==> 10-12 <==
==> flow/design.v <==
`timescale 1ns / 1ps
module md5_operation(input [1:0] round, input [3:0] phase, input [511:0] message, input [127:0] current_state, output [127:0] next_state);
	assign next_state = {current_state[31:0], round_operation(round, phase, message, current_state), current_state[95:32]};
	function [4:0] S(input [1:0] round, input [3:0] phase);
		case({round,phase[1:0]})
			4'b00_00: S = 5'd7;
			4'b00_01: S = 5'd12;
			4'b00_10: S = 5'd17;
			4'b00_11: S = 5'd22;
			4'b01_00: S = 5'd5;
			4'b01_01: S = 5'd9;
			4'b01_10: S = 5'd14;
			4'b01_11: S = 5'd20;
			4'b10_00: S = 5'd4;
			4'b10_01: S = 5'd11;
			4'b10_10: S = 5'd16;
			4'b10_11: S = 5'd23;
			4'b11_00: S = 5'd6;
			4'b11_01: S = 5'd10;
			4'b11_10: S = 5'd15;
			4'b11_11: S = 5'd21;
		endcase
	endfunction
	function [3:0] K(input [1:0] round, input [3:0] phase);
		case( {round, phase} )
			6'b00_0000: K = 4'd0; 
			6'b00_0001: K = 4'd1; 
			6'b00_0010: K = 4'd2; 
			6'b00_0011: K = 4'd3; 
			6'b00_0100: K = 4'd4; 
			6'b00_0101: K = 4'd5; 
			6'b00_0110: K = 4'd6; 
			6'b00_0111: K = 4'd7; 
			6'b00_1000: K = 4'd8; 
			6'b00_1001: K = 4'd9; 
			6'b00_1010: K = 4'd10; 
			6'b00_1011: K = 4'd11; 
			6'b00_1100: K = 4'd12; 
			6'b00_1101: K = 4'd13; 
			6'b00_1110: K = 4'd14; 
			6'b00_1111: K = 4'd15; 
			6'b01_0000: K = 4'd1; 
			6'b01_0001: K = 4'd6; 
			6'b01_0010: K = 4'd11; 
			6'b01_0011: K = 4'd0; 
			6'b01_0100: K = 4'd5; 
			6'b01_0101: K = 4'd10; 
			6'b01_0110: K = 4'd15; 
			6'b01_0111: K = 4'd4; 
			6'b01_1000: K = 4'd9; 
			6'b01_1001: K = 4'd14; 
			6'b01_1010: K = 4'd3; 
			6'b01_1011: K = 4'd8; 
			6'b01_1100: K = 4'd13; 
			6'b01_1101: K = 4'd2; 
			6'b01_1110: K = 4'd7; 
			6'b01_1111: K = 4'd12; 
			6'b10_0000: K = 4'd5; 
			6'b10_0001: K = 4'd8; 
			6'b10_0010: K = 4'd11; 
			6'b10_0011: K = 4'd14; 
			6'b10_0100: K = 4'd1; 
			6'b10_0101: K = 4'd4; 
			6'b10_0110: K = 4'd7; 
			6'b10_0111: K = 4'd10; 
			6'b10_1000: K = 4'd13; 
			6'b10_1001: K = 4'd0; 
			6'b10_1010: K = 4'd3; 
			6'b10_1011: K = 4'd6; 
			6'b10_1100: K = 4'd9; 
			6'b10_1101: K = 4'd12; 
			6'b10_1110: K = 4'd15; 
			6'b10_1111: K = 4'd2; 
			6'b11_0000: K = 4'd0; 
			6'b11_0001: K = 4'd7; 
			6'b11_0010: K = 4'd14; 
			6'b11_0011: K = 4'd5; 
			6'b11_0100: K = 4'd12; 
			6'b11_0101: K = 4'd3; 
			6'b11_0110: K = 4'd10; 
			6'b11_0111: K = 4'd1; 
			6'b11_1000: K = 4'd8; 
			6'b11_1001: K = 4'd15; 
			6'b11_1010: K = 4'd6; 
			6'b11_1011: K = 4'd13; 
			6'b11_1100: K = 4'd4; 
			6'b11_1101: K = 4'd11; 
			6'b11_1110: K = 4'd2; 
			default:    K = 4'd9; 
		endcase
	endfunction
	function [31:0] T(input [1:0] round, input [3:0] phase);
		case( {round, phase} )
			6'b00_0000: T = 32'hd76aa478;
			6'b00_0001: T = 32'he8c7b756;
			6'b00_0010: T = 32'h242070db;
			6'b00_0011: T = 32'hc1bdceee;
			6'b00_0100: T = 32'hf57c0faf;
			6'b00_0101: T = 32'h4787c62a;
			6'b00_0110: T = 32'ha8304613;
			6'b00_0111: T = 32'hfd469501;
			6'b00_1000: T = 32'h698098d8;
			6'b00_1001: T = 32'h8b44f7af;
			6'b00_1010: T = 32'hffff5bb1;
			6'b00_1011: T = 32'h895cd7be;
			6'b00_1100: T = 32'h6b901122;
			6'b00_1101: T = 32'hfd987193;
			6'b00_1110: T = 32'ha679438e;
			6'b00_1111: T = 32'h49b40821;
			6'b01_0000: T = 32'hf61e2562;
			6'b01_0001: T = 32'hc040b340;
			6'b01_0010: T = 32'h265e5a51;
			6'b01_0011: T = 32'he9b6c7aa;
			6'b01_0100: T = 32'hd62f105d;
			6'b01_0101: T = 32'h02441453;
			6'b01_0110: T = 32'hd8a1e681;
			6'b01_0111: T = 32'he7d3fbc8;
			6'b01_1000: T = 32'h21e1cde6;
			6'b01_1001: T = 32'hc33707d6;
			6'b01_1010: T = 32'hf4d50d87;
			6'b01_1011: T = 32'h455a14ed;
			6'b01_1100: T = 32'ha9e3e905;
			6'b01_1101: T = 32'hfcefa3f8;
			6'b01_1110: T = 32'h676f02d9;
			6'b01_1111: T = 32'h8d2a4c8a;
			6'b10_0000: T = 32'hfffa3942;
			6'b10_0001: T = 32'h8771f681;
			6'b10_0010: T = 32'h6d9d6122;
			6'b10_0011: T = 32'hfde5380c;
			6'b10_0100: T = 32'ha4beea44;
			6'b10_0101: T = 32'h4bdecfa9;
			6'b10_0110: T = 32'hf6bb4b60;
			6'b10_0111: T = 32'hbebfbc70;
			6'b10_1000: T = 32'h289b7ec6;
			6'b10_1001: T = 32'heaa127fa;
			6'b10_1010: T = 32'hd4ef3085;
			6'b10_1011: T = 32'h04881d05;
			6'b10_1100: T = 32'hd9d4d039;
			6'b10_1101: T = 32'he6db99e5;
			6'b10_1110: T = 32'h1fa27cf8;
			6'b10_1111: T = 32'hc4ac5665;
			6'b11_0000: T = 32'hf4292244;
			6'b11_0001: T = 32'h432aff97;
			6'b11_0010: T = 32'hab9423a7;
			6'b11_0011: T = 32'hfc93a039;
			6'b11_0100: T = 32'h655b59c3;
			6'b11_0101: T = 32'h8f0ccc92;
			6'b11_0110: T = 32'hffeff47d;
			6'b11_0111: T = 32'h85845dd1;
			6'b11_1000: T = 32'h6fa87e4f;
			6'b11_1001: T = 32'hfe2ce6e0;
			6'b11_1010: T = 32'ha3014314;
			6'b11_1011: T = 32'h4e0811a1;
			6'b11_1100: T = 32'hf7537e82;
			6'b11_1101: T = 32'hbd3af235;
			6'b11_1110: T = 32'h2ad7d2bb;
			6'b11_1111: T = 32'heb86d391;
			default:    T = 32'hxxxxxxxx;
		endcase
	endfunction
	function [31:0] round_operation(input [1:0] round, input [3:0] phase, input [511:0] message, input [127:0] current_state);
		reg [31:0] a, b, c, d;
		reg [31:0] before_shift;
		begin
			{a, b, c, d} = current_state;
			case(round)
				2'b00:   before_shift = (b&c | ~b&d);    
				2'b01:   before_shift = (b&d | c& ~d);   
				2'b10:   before_shift = (b ^ c ^ d);     
				default: before_shift = (c ^ (b | ~d));  
			endcase
			before_shift = before_shift + a + message[480-32*K(round,phase) +: 32] + T(round, phase);
			round_operation = b + ((before_shift << S(round, phase)) | (before_shift >> (32-S(round, phase))));
		end
	endfunction
endmodule
`timescale 1ns / 1ps
module md5_iter(output wire [127:0] digest_o, output reg valid, output reg [63:0] value, input clk, rst, input [63:0] message, input new_message);
	reg [1:0] round;
	reg [3:0] phase;
	reg [127:0] digest;
	wire [511:0] padded_message;
	reg [127:0] current_state;
	wire [127:0] next_state;
	reg idle;
	always @ (posedge clk) begin
		if( rst ) begin
			round <= 2'd0;
			phase <= 4'd0;
			valid <= 1'b0;
			current_state <= {32'h67452301, 32'hefcdab89, 32'h98badcfe, 32'h10325476};
			digest <= 128'd0;
			value <= 128'd0;
			idle <= 1'b1;
		end
		else begin
			if( idle ) begin
				round <= 2'd0;
				phase <= 4'd0;
				current_state <= {32'h67452301, 32'hefcdab89, 32'h98badcfe, 32'h10325476};
				idle <= ~new_message;
				if( new_message ) begin
					value <= message;
					valid <= 1'b0;
					digest <= 128'd0;
				end
			end
			else begin
				phase <= phase + 4'd1;
				if( phase == 4'd15 ) begin
					round <= round + 2'd1;
					if( round == 2'd3 ) begin
						valid <= 1'b1;
						digest <= {next_state[127:96]+32'h67452301, next_state[95:64]+32'hefcdab89,  next_state[63:32]+32'h98badcfe, next_state[31:0]+32'h10325476};
						idle <= 1'b1;
					end
				end
				current_state <= next_state;
			end
		end
	end
	md5_operation md50(.round(round), .phase(phase), .message(padded_message), .current_state(current_state), .next_state(next_state));
    assign digest_o[127:96] = {digest[103:96], digest[111:104], digest[119:112], digest[127:120]};
	assign digest_o[95:64] =  {digest[71:64], digest[79:72], digest[87:80], digest[95:88]};
	assign digest_o[63:32] =  {digest[39:32], digest[47:40], digest[55:48], digest[63:56]};
	assign digest_o[31:0] =  {digest[7:0], digest[15:8], digest[23:16], digest[31:24]};
	assign padded_message = {
		message[39:32], message[47:40], message[55:48], message[63:56],
		message[7:0], message[15:8], message[23:16], message[31:24],
		24'd0, 8'b10000000, 352'd0, 24'd0, 8'd64, 32'd0};
endmodule
==> flow/run.sh <==
#!/bin/bash
# the make line also repeats each setting of config.mk as NAME=value (left out here)
make -C /OpenROAD-flow-scripts/flow DESIGN_CONFIG=/design/flow/config.mk WORK_HOME=/design/flow/orfs CLKGATE_MAP_FILE= finish
==> flow/config.mk <==
export PLATFORM = sky130hd
export DESIGN_NAME = md5_iter
export DESIGN_NICKNAME = md5_iter
export VERILOG_FILES = /design/flow/design.v
export SDC_FILE = /design/flow/constraint.sdc
export NUM_CORES = 4
export LEC_CHECK = 0
export ABC_AREA = 1
export CAP_MARGIN = 20
export CELL_PAD_IN_SITES_GLOBAL_PLACEMENT = 0
export CORE_MARGIN = 2
export CORE_UTILIZATION = 71
export CTS_CLUSTER_SIZE = 27
export GPL_ROUTABILITY_DRIVEN = 1
export GPL_TIMING_DRIVEN = 1
export MAX_ROUTING_LAYER = met5
export PLACE_DENSITY_LB_ADDON = 0.08
export SETUP_SLACK_MARGIN = 1.91
export SLEW_MARGIN = 20
==> flow/constraint.sdc <==
create_clock -name core_clock -period 6.64 [get_ports {clk}]
set_input_delay 1.3280 -clock core_clock [delete_from_list [all_inputs] [get_ports {clk}]]
set_output_delay 1.3280 -clock core_clock [all_outputs]
set_load 0.01 [all_outputs]
==> inputs of 10-08, as changes to 10-12 <==
CELL_PAD_IN_SITES_GLOBAL_PLACEMENT = not set   (was 0)
CORE_ASPECT_RATIO = 0.5   (was not set)
CORE_UTILIZATION = 72   (was 71)
CTS_CLUSTER_DIAMETER = 398   (was not set)
CTS_CLUSTER_SIZE = 98   (was 27)
GPL_ROUTABILITY_DRIVEN = not set   (was 1)
GPL_TIMING_DRIVEN = not set   (was 1)
MAX_ROUTING_LAYER = not set   (was met5)
PLACE_DENSITY = 0.37   (was not set)
PLACE_DENSITY_LB_ADDON = not set   (was 0.08)
SETUP_SLACK_MARGIN = 1.69   (was 1.91)
SLEW_MARGIN = 40   (was 20)
TNS_END_PERCENT = 10   (was not set)
==> flow/constraint.sdc (replaced) <==
create_clock -name core_clock -period 5.8 [get_ports {clk}]
set_input_delay 1.1600 -clock core_clock [delete_from_list [all_inputs] [get_ports {clk}]]
set_output_delay 1.1600 -clock core_clock [all_outputs]
set_load 0.01 [all_outputs]
==> notes.md <==
yosys + openroad results -> placed cell count=5782, last step reached=clock tree synthesis, die span in x=199 um, worst setup slack after placement=-2.49 ns, starting density of the core=0.717, Err=[ERROR DPL-0038] Utilization greater than 100%, impossible to legalize, placed wire-length estimate after detailed placement=110000 um, Routability Congestion=1.35, run status=aborted with a tool error, die height=199 um, area of the placeable core=37500 um^2
-- figures above: 10-12

==> notes.md <==
yosys + openroad results -> run status=aborted with a tool error, last step reached=detailed placement, Err=Error: detail_place.tcl, 38 bad optional access, Post-Synthesis Mean Instance Area=6.12 um^2, die span in x=277 um, Chip Area, Yosys=26900 um^2, starting density of the core=0.739, area of the placeable core=36400 um^2, flip-flop and latch count after synthesis=328, fraction of synthesized cell area taken by the top area cell type=0.244, EDFF count, synth=0, share of synthesized cell area in and-or and or-and compound cells=0.216, FA/HA/MAJ Cells, Area Fraction=0.0896, Routability Congestion=1.37, cell taking the most area after synthesis=sky130_fd_sc_hd__dfxtp_1, gate count of the mapped netlist=4390, die height=141 um
-- figures above: 10-08

